==> lagoon <==
==> flow/design.v (excerpt) <==
module mm_gcd (
    clock,
    reset,
    a,
    b,
    c,
    start,
    finished
);
make LEC_CHECK=0 ABC_AREA=1 CAP_MARGIN=20 CORE_MARGIN=2 CORE_UTILIZATION=70 CTS_CLUSTER_SIZE=72 SETUP_SLACK_MARGIN=-0.24 SLEW_MARGIN=20 finish   # period 3.25 ns
run.sh (not shown) runs the stock make flow with config.mk's settings and CLKGATE_MAP_FILE=.
==> inputs of maple, as changes to lagoon <==
--- a/flow/config.mk
+++ b/flow/config.mk
@@ -10,5 +10,7 @@
 export CORE_MARGIN = 2
-export CORE_UTILIZATION = 70
-export CTS_CLUSTER_SIZE = 72
-export SETUP_SLACK_MARGIN = -0.24
+export CORE_UTILIZATION = 72
+export CTS_CLUSTER_DIAMETER = 109
+export PLACE_DENSITY_LB_ADDON = 0.0
+export SETUP_SLACK_MARGIN = 0.24
 export SLEW_MARGIN = 20
+export TNS_END_PERCENT = 5
==> flow/constraint.sdc (replaced) <==
create_clock -name core_clock -period 1.03 [get_ports {clock}]
set_input_delay 0.2060 -clock core_clock [delete_from_list [all_inputs] [get_ports {clock}]]
set_output_delay 0.2060 -clock core_clock [all_outputs]
set_load 0.01 [all_outputs]
==> run summary <==
Notes from the flow run.

Floorplanning:
- Row generation in the floorplan step produced 39 rows.
- The share of the core area taken by cells at floorplan is 74.6%.
- The run gives the overall chip area as 12,900 um2.
- The run puts the core area at 11,600 um2.
- According to the floorplan report, the die height is 113 um.
- According to the floorplan report, the die width is 113 um.

Status:
- The first error in the log reads "[ERROR DPL-0038] Utilization greater than 100%, impossible to legalize".
- The run gives the last stage the flow got to as detailed placement (3_5_place_dp).
- The run stopped with a tool error.
# the run above: maple

==> run summary <==
Results of the full flow below.

Hold path:
- The run gives the hold path endpoint as y[23].

Yosys:
- Of the combinational cells, the family taking the most area is simple AND/OR/NAND/NOR gates.

Floorplanning:
- According to the floorplan report, the placeable core area is 12,000 um2.
- The floorplan has 40 rows.
- The run gives the floorplan core density as 71.9%.
- The run gives the chip height as 115 um.
- The run puts the width of the chip at 115 um.
- The run gives the overall chip area as 13,200 um2.

Status:
- The run finished with no timing, DRC or antenna violations.
# the run above: lagoon



==> inputs of 04-21 <==
mm_gcd again, from the RTL that the note above started with.
==> flow/config.mk <==
export PLATFORM = sky130hd
export DESIGN_NAME = mm_gcd
export DESIGN_NICKNAME = mm_gcd
export VERILOG_FILES = /design/flow/design.v
export SDC_FILE = /design/flow/constraint.sdc
export NUM_CORES = 4
export LEC_CHECK = 0
export CAP_MARGIN = 20
export CORE_ASPECT_RATIO = 0.94
export CORE_MARGIN = 2
export CORE_UTILIZATION = 69
export CTS_CLUSTER_DIAMETER = 169
export CTS_CLUSTER_SIZE = 53
export GPL_TIMING_DRIVEN = 1
export MAX_ROUTING_LAYER = met4
export MIN_ROUTING_LAYER = met1
export PLACE_DENSITY = 0.61
export SLEW_MARGIN = 20
==> flow/constraint.sdc <==
create_clock -name core_clock -period 3.06 [get_ports {clock}]
set_input_delay 0.6120 -clock core_clock [delete_from_list [all_inputs] [get_ports {clock}]]
set_output_delay 0.6120 -clock core_clock [all_outputs]
set_load 0.01 [all_outputs]
==> inputs of 09-01, as changes to 04-21 <==
CORE_ASPECT_RATIO = unset   (was 0.94)
CORE_UTILIZATION = 40   (was 69)
CTS_CLUSTER_DIAMETER = 186   (was 169)
CTS_CLUSTER_SIZE = 100   (was 53)
GPL_TIMING_DRIVEN = unset   (was 1)
MAX_ROUTING_LAYER = unset   (was met4)
MIN_ROUTING_LAYER = unset   (was met1)
PLACE_DENSITY = unset   (was 0.61)
TNS_END_PERCENT = 10   (was unset)
==> flow/constraint.sdc (replaced) <==
create_clock -name core_clock -period 5.0 [get_ports {clock}]
set_input_delay 1.0000 -clock core_clock [delete_from_list [all_inputs] [get_ports {clock}]]
set_output_delay 1.0000 -clock core_clock [all_outputs]
set_load 0.01 [all_outputs]
==> inputs of 09-22, as changes to 04-21 <==
ABC_AREA = 1   (was unset)
CORE_ASPECT_RATIO = unset   (was 0.94)
CORE_UTILIZATION = 70   (was 69)
CTS_CLUSTER_DIAMETER = 236   (was 169)
CTS_CLUSTER_SIZE = unset   (was 53)
GPL_TIMING_DRIVEN = unset   (was 1)
MAX_ROUTING_LAYER = unset   (was met4)
MIN_ROUTING_LAYER = unset   (was met1)
PLACE_DENSITY = unset   (was 0.61)
SETUP_SLACK_MARGIN = 0.5   (was unset)
==> flow/constraint.sdc (replaced) <==
create_clock -name core_clock -period 3.42 [get_ports {clock}]
set_input_delay 0.6840 -clock core_clock [delete_from_list [all_inputs] [get_ports {clock}]]
set_output_delay 0.6840 -clock core_clock [all_outputs]
set_load 0.01 [all_outputs]
==> impl_metrics.env <==
# yosys + openroad results
export IMPL_hp_start="c[22]"
export IMPL_cts_resized=0
export IMPL_n_all_inverters=83
export IMPL_crit_chain="inv_1 > ha_1 > and2_1 > nand4_1 > nor3_1 > nand3_1 > o31ai_1 > a21oi_1 > nor3_2 > a21boi_1 > a2111oi_2"
export IMPL_rr_worst_depth=11
export IMPL_status="complete, no violations"
(the above is from 09-01)
==> impl_metrics.env <==
# yosys + openroad results
export IMPL_n_all_inverters=253
export IMPL_status="complete, no violations"
export IMPL_hp_start="y[31]"
(the above is from 09-22)
==> impl_metrics.env <==
# yosys + openroad results
export IMPL_status="complete, but fails checks"
export IMPL_violations="setup timing"
export IMPL_hp_start="c[4]"
export IMPL_cts_resized=8
export IMPL_setup_viol=28
export IMPL_finalWorstSetupSlack_ps=-319
export IMPL_rr_worst_depth=12
(the above is from 04-21)


==> run F <==
==> flow/design.v <==
`timescale 1ns/10ps
module mm_gcd (
    clock,
    reset,
    a,
    b,
    c,
    start,
    finished
);
input clock;
input reset;
input [31:0] a;
input [31:0] b;
output [31:0] c;
reg [31:0] c;
input start;
output finished;
reg finished;
reg [31:0] y;
reg [31:0] x;
always @(posedge clock) begin: MM_GCD_RTL
    if (reset == 0) begin
        y <= 0;
        x <= 0;
        finished <= 1;
        c <= 0;
    end
    else begin
        if (start) begin
            finished <= 1'b0;
            x <= a;
            y <= b;
        end
        else begin
            if ((y == 0)) begin
                finished <= 1'b1;
                c <= x;
            end
            else if ((x > y)) begin
                x <= (x - y);
            end
            else begin
                y <= (y - x);
            end
        end
    end
end
endmodule
==> flow/run.sh <==
#!/bin/bash
# the make line also repeats each setting of config.mk as NAME=value (left out here)
make -C /OpenROAD-flow-scripts/flow DESIGN_CONFIG=/design/flow/config.mk WORK_HOME=/design/flow/orfs CLKGATE_MAP_FILE= finish
==> flow/config.mk <==
export PLATFORM = sky130hd
export DESIGN_NAME = mm_gcd
export DESIGN_NICKNAME = mm_gcd
export VERILOG_FILES = /design/flow/design.v
export SDC_FILE = /design/flow/constraint.sdc
export NUM_CORES = 4
export LEC_CHECK = 0
export CAP_MARGIN = 20
export CORE_MARGIN = 2
export CORE_UTILIZATION = 66
export CTS_CLUSTER_DIAMETER = 59
export SETUP_SLACK_MARGIN = -0.2
export SLEW_MARGIN = 20
==> flow/constraint.sdc <==
create_clock -name core_clock -period 2.68 [get_ports {clock}]
set_input_delay 0.5360 -clock core_clock [delete_from_list [all_inputs] [get_ports {clock}]]
set_output_delay 0.5360 -clock core_clock [all_outputs]
set_load 0.01 [all_outputs]
==> inputs of run E, as changes to run F <==
- CORE_UTILIZATION: 66 -> 72
- CTS_CLUSTER_DIAMETER: 59 -> 36
- CTS_CLUSTER_SIZE: unset -> 50
- PLACE_DENSITY_LB_ADDON: unset -> 0.04
- SETUP_SLACK_MARGIN: -0.2 -> unset
==> flow/constraint.sdc (replaced) <==
create_clock -name core_clock -period 4.7 [get_ports {clock}]
set_input_delay 0.9400 -clock core_clock [delete_from_list [all_inputs] [get_ports {clock}]]
set_output_delay 0.9400 -clock core_clock [all_outputs]
set_load 0.01 [all_outputs]
==> inputs of run Z, as changes to run F <==
- CORE_UTILIZATION: 66 -> 65
- CTS_CLUSTER_DIAMETER: 59 -> unset
- SETUP_SLACK_MARGIN: -0.2 -> unset
==> flow/constraint.sdc (replaced) <==
create_clock -name core_clock -period 3.78 [get_ports {clock}]
set_input_delay 0.7560 -clock core_clock [delete_from_list [all_inputs] [get_ports {clock}]]
set_output_delay 0.7560 -clock core_clock [all_outputs]
set_load 0.01 [all_outputs]
==> Slide: Implementation Results <==
Implementation Results

Status
  – Status: finished with violations
  – Layout check faults: setup timing

Die
  – Die span in y: about 110 um

Drt
  – DR vias/cell: 7.17
  – Met1 wire length: about 11000 um

Cells and area
  – Non-clock buffer share: between 20% and 30%
  – Layout area overhead: 38.8%
  – Gate Area: 0.00534 mm2
  – Seq/total area: approximately 18%

Worst setup path
  – Reg2reg start: x[11]
  – Worst r2r path cells: 11
  – R2R Path End: x[30]

Place
  – DP Cell Count: between 1000 and 1500
  – Post-Place Worst Slack: -304 ps

Global routing
  – GR Util met2: between 70 and 80%
  – Vias in the first global route: 9265

CTS
  – Clock latency on the worst-skew pair: roughly 360 ps

STA
  – Fmax: between 300 and 400 MHz
  – Post-route setup slack: -505 ps
  – Final setup viols: 64
[end of results for run F]
==> Slide: Implementation Results <==
Implementation Results

Cells and area
  – Non-clock buffer share: around 12%
  – Layout area overhead: 15.0%
  – Gate Area: 0.00507 mm2

Global routing
  – Antenna violations before repair: 0

Drt
  – DR vias/cell: approximately 6.7

STA
  – Unrepaired setup endpoints after global routing: false
  – Fmax: 262 MHz
  – Final setup viols: 0

Place
  – Post-Place Worst Slack: about 1000 ps
  – DP Cell Count: 1181

Worst setup path
  – Reg2reg start: y[19]
  – Worst r2r path cells: 10
  – R2R Path End: x[12]

Die
  – Die span in y: 107 um

CTS
  – Clock latency on the worst-skew pair: roughly 400 ps

Status
  – Status: no timing/DRC/antenna violations
[end of results for run E]
==> Slide: Implementation Results <==
Implementation Results

Status
  – Status: no timing/DRC/antenna violations

Worst setup path
  – Worst r2r path cells: 11
  – Reg2reg start: y[3]
  – R2R Path End: y[4]

STA
  – Final setup viols: 0
  – Post-route setup slack: 367 ps

CTS
  – Clock latency on the worst-skew pair: 360 ps

Cells and area
  – Seq/total area: 21.6%
  – Non-clock buffer share: a little over an eighth
  – Gate Area: 0.00507 mm2

Global routing
  – Vias in the first global route: 7763

Drt
  – Met1 wire length: 9760 um

Die
  – Die span in y: roughly 110 um

Place
  – DP Cell Count: 1201
  – Post-Place Worst Slack: 391 ps
[end of results for run Z]


==> sierra <==
// mm_gcd: RTL as listed in full above, without the edits since
Settings: LEC_CHECK=0, CAP_MARGIN=20, CORE_MARGIN=2, CORE_UTILIZATION=40, SLEW_MARGIN=20; clock period 5.0 ns.
==> raven (differences from sierra) <==
--- a/flow/config.mk
+++ b/flow/config.mk
@@ -6,6 +6,12 @@
 export NUM_CORES = 4
 export LEC_CHECK = 0
 export CAP_MARGIN = 20
-export CORE_MARGIN = 2
-export CORE_UTILIZATION = 40
+export CORE_MARGIN = 8
+export CORE_UTILIZATION = 68
+export CTS_CLUSTER_DIAMETER = 296
+export CTS_CLUSTER_SIZE = 98
+export HOLD_SLACK_MARGIN = -0.09
+export MAX_ROUTING_LAYER = met4
+export PLACE_DENSITY = 0.39
 export SLEW_MARGIN = 20
+export TNS_END_PERCENT = 35
==> notes <==
raven completed without violations. sierra finished clean. Clock-buffer cell count is the same in raven and sierra. Against sierra, the global-route usage of raven is higher by 8.5 points. Between sierra and raven, the lower routed wire length is in raven (gap about 4%, measured against raven). Of sierra and raven, raven has the higher sequential share of layout area (gap 0.52 points).


==> 07-17 <==
Starts from the design.v that is shown in full above.
Settings: LEC_CHECK=0, CAP_MARGIN=20, CORE_MARGIN=8, CORE_UTILIZATION=40, CTS_CLUSTER_DIAMETER=296, CTS_CLUSTER_SIZE=98, HOLD_SLACK_MARGIN=-0.09, MAX_ROUTING_LAYER=met4, PLACE_DENSITY=0.39, SLEW_MARGIN=20, TNS_END_PERCENT=35; clock period 5.0 ns.
==> 05-01: changes against 07-17 <==
Settings changed: ABC_AREA from default to 1, CELL_PAD_IN_SITES_DETAIL_PLACEMENT from default to 2, CELL_PAD_IN_SITES_GLOBAL_PLACEMENT from default to 1, CORE_MARGIN 8 to 2, CORE_UTILIZATION 40 to 56, CTS_CLUSTER_DIAMETER 296 to 376, CTS_CLUSTER_SIZE 98 to 71, GPL_TIMING_DRIVEN from default to 0, HOLD_SLACK_MARGIN -0.09 to 0.12, MAX_ROUTING_LAYER met4 to default, MIN_ROUTING_LAYER from default to met2, PLACE_DENSITY 0.39 to default, PLACE_DENSITY_LB_ADDON from default to 0.18, TNS_END_PERCENT 35 to default.
==> reports/qor.yml <==
status:
  outcome: "no timing/DRC/antenna violations"
layout:
  nNonClkBuffers: 110
  synthToLayoutAreaGrowth_pct: 17.7
  clock_buffers: 10
  nets: 1188
  inv_count: 83
synth:
  synth_top_area_share: 0.255
  ys_top_cells_by_count: "136 x nand2_1, 127 x a21oi_1, 97 x dfxtp_1"
cts:
  clockBufferDepth: 2
  clkSlewWorstSetupHoldPaths_ps: 80
That was 07-17.
==> reports/qor.yml <==
status:
  error: "[ERROR FLW-0024] Place density exceeds 1.0 (current PLACE_DENSITY_LB_ADDON =  0.18). Please check if the value of  PLACE_DENSITY_LB_ADDON is between 0 and 0.99."
  haltStage: "global placement (3_3_place_gp)"
  outcome: "did not finish"
synth:
  ys_top_cells_by_count: "566 x nand2_1, 248 x inv_1, 131 x a21oi_1"
  synth_top_area_share: 0.246
That was 05-01.


==> run a <==
Starts from the design.v that is shown in full above.
Settings: LEC_CHECK=0, CAP_MARGIN=20, CELL_PAD_IN_SITES_DETAIL_PLACEMENT=1, CORE_MARGIN=2, CORE_UTILIZATION=40, CTS_CLUSTER_SIZE=13, GPL_ROUTABILITY_DRIVEN=0, GPL_TIMING_DRIVEN=0, PLACE_DENSITY_LB_ADDON=0.16, SETUP_SLACK_MARGIN=1.33, SLEW_MARGIN=20, TNS_END_PERCENT=40; clock period 6.59 ns.
==> inputs of run b, as changes to run a <==
CELL_PAD_IN_SITES_DETAIL_PLACEMENT = not set   (was 1)
CORE_UTILIZATION = 66   (was 40)
CTS_CLUSTER_DIAMETER = 30   (was not set)
CTS_CLUSTER_SIZE = not set   (was 13)
GPL_ROUTABILITY_DRIVEN = not set   (was 0)
GPL_TIMING_DRIVEN = not set   (was 0)
PLACE_DENSITY_LB_ADDON = not set   (was 0.16)
SETUP_SLACK_MARGIN = 0.55   (was 1.33)
TNS_END_PERCENT = not set   (was 40)
==> flow/constraint.sdc (replaced) <==
create_clock -name core_clock -period 3.2 [get_ports {clock}]
set_input_delay 0.6400 -clock core_clock [delete_from_list [all_inputs] [get_ports {clock}]]
set_output_delay 0.6400 -clock core_clock [all_outputs]
set_load 0.01 [all_outputs]
==> inputs of run c, as changes to run a <==
CELL_PAD_IN_SITES_DETAIL_PLACEMENT = 2   (was 1)
CTS_CLUSTER_SIZE = not set   (was 13)
PLACE_DENSITY_LB_ADDON = not set   (was 0.16)
SETUP_SLACK_MARGIN = 1.03   (was 1.33)
TNS_END_PERCENT = not set   (was 40)
==> inputs of run d, as changes to run a <==
ABC_AREA = 1   (was not set)
CELL_PAD_IN_SITES_DETAIL_PLACEMENT = not set   (was 1)
CORE_UTILIZATION = 72   (was 40)
CTS_CLUSTER_SIZE = 99   (was 13)
GPL_ROUTABILITY_DRIVEN = not set   (was 0)
GPL_TIMING_DRIVEN = not set   (was 0)
PLACE_DENSITY = 0.38   (was not set)
PLACE_DENSITY_LB_ADDON = not set   (was 0.16)
SETUP_SLACK_MARGIN = not set   (was 1.33)
TNS_END_PERCENT = 10   (was 40)
==> flow/constraint.sdc (replaced) <==
create_clock -name core_clock -period 2.49 [get_ports {clock}]
set_input_delay 0.4980 -clock core_clock [delete_from_list [all_inputs] [get_ports {clock}]]
set_output_delay 0.4980 -clock core_clock [all_outputs]
set_load 0.01 [all_outputs]
==> impl_metrics.tcl <==
# flow metrics
set metrics [dict create \
    status "failed layout checks" \
    setup_viol 10 \
    grt_pass1_wl_um 45200 \
    cp_slowest_cell "dfxtp_1" \
    so_faults "setup timing" \
    layout_setup_ws_ns -0.0821 \
]
-- figures above: run d

==> impl_metrics.tcl <==
# flow metrics
set metrics [dict create \
    status "finished clean" \
    grt_pass1_wl_um 44600 \
    layout_setup_ws_ns 2.88 \
    syn_area_per_cell_um2 7.65 \
    overflow 0 \
    hold_path_end "c[6]" \
]
-- figures above: run a

==> impl_metrics.tcl <==
# yosys + openroad results
set metrics [dict create \
    yosysMostFrequentCell "nand2_1" \
    die-height_um 112 \
    ys_sh_adder 0.109 \
    synthSimpleGateAreaFrac 0.172 \
    haltStage "global routing" \
    ios 100 \
    synth_cells 997 \
    gr-usage-all-layers 0.829 \
    status "did not finish" \
    firstError "[ERROR GRT-0232] Routing congestion too high. Check the congestion heatmap in the GUI." \
]
-- figures above: run b

==> impl_metrics.tcl <==
# flow metrics
set metrics [dict create \
    core-area_mm2 0.0187 \
    status "finished clean" \
    setup_viol 0 \
    ys_cells 997 \
    synthTopCellsByCount "136 x nand2_1, 127 x a21oi_1, 97 x dfxtp_1, 81 x inv_1, 63 x ha_1" \
    cp_slowest_cell "o21ai_0" \
    place_inst 1329 \
    cts_buffers 9 \
    layout_setup_ws_ns 1.95 \
]
-- figures above: run c

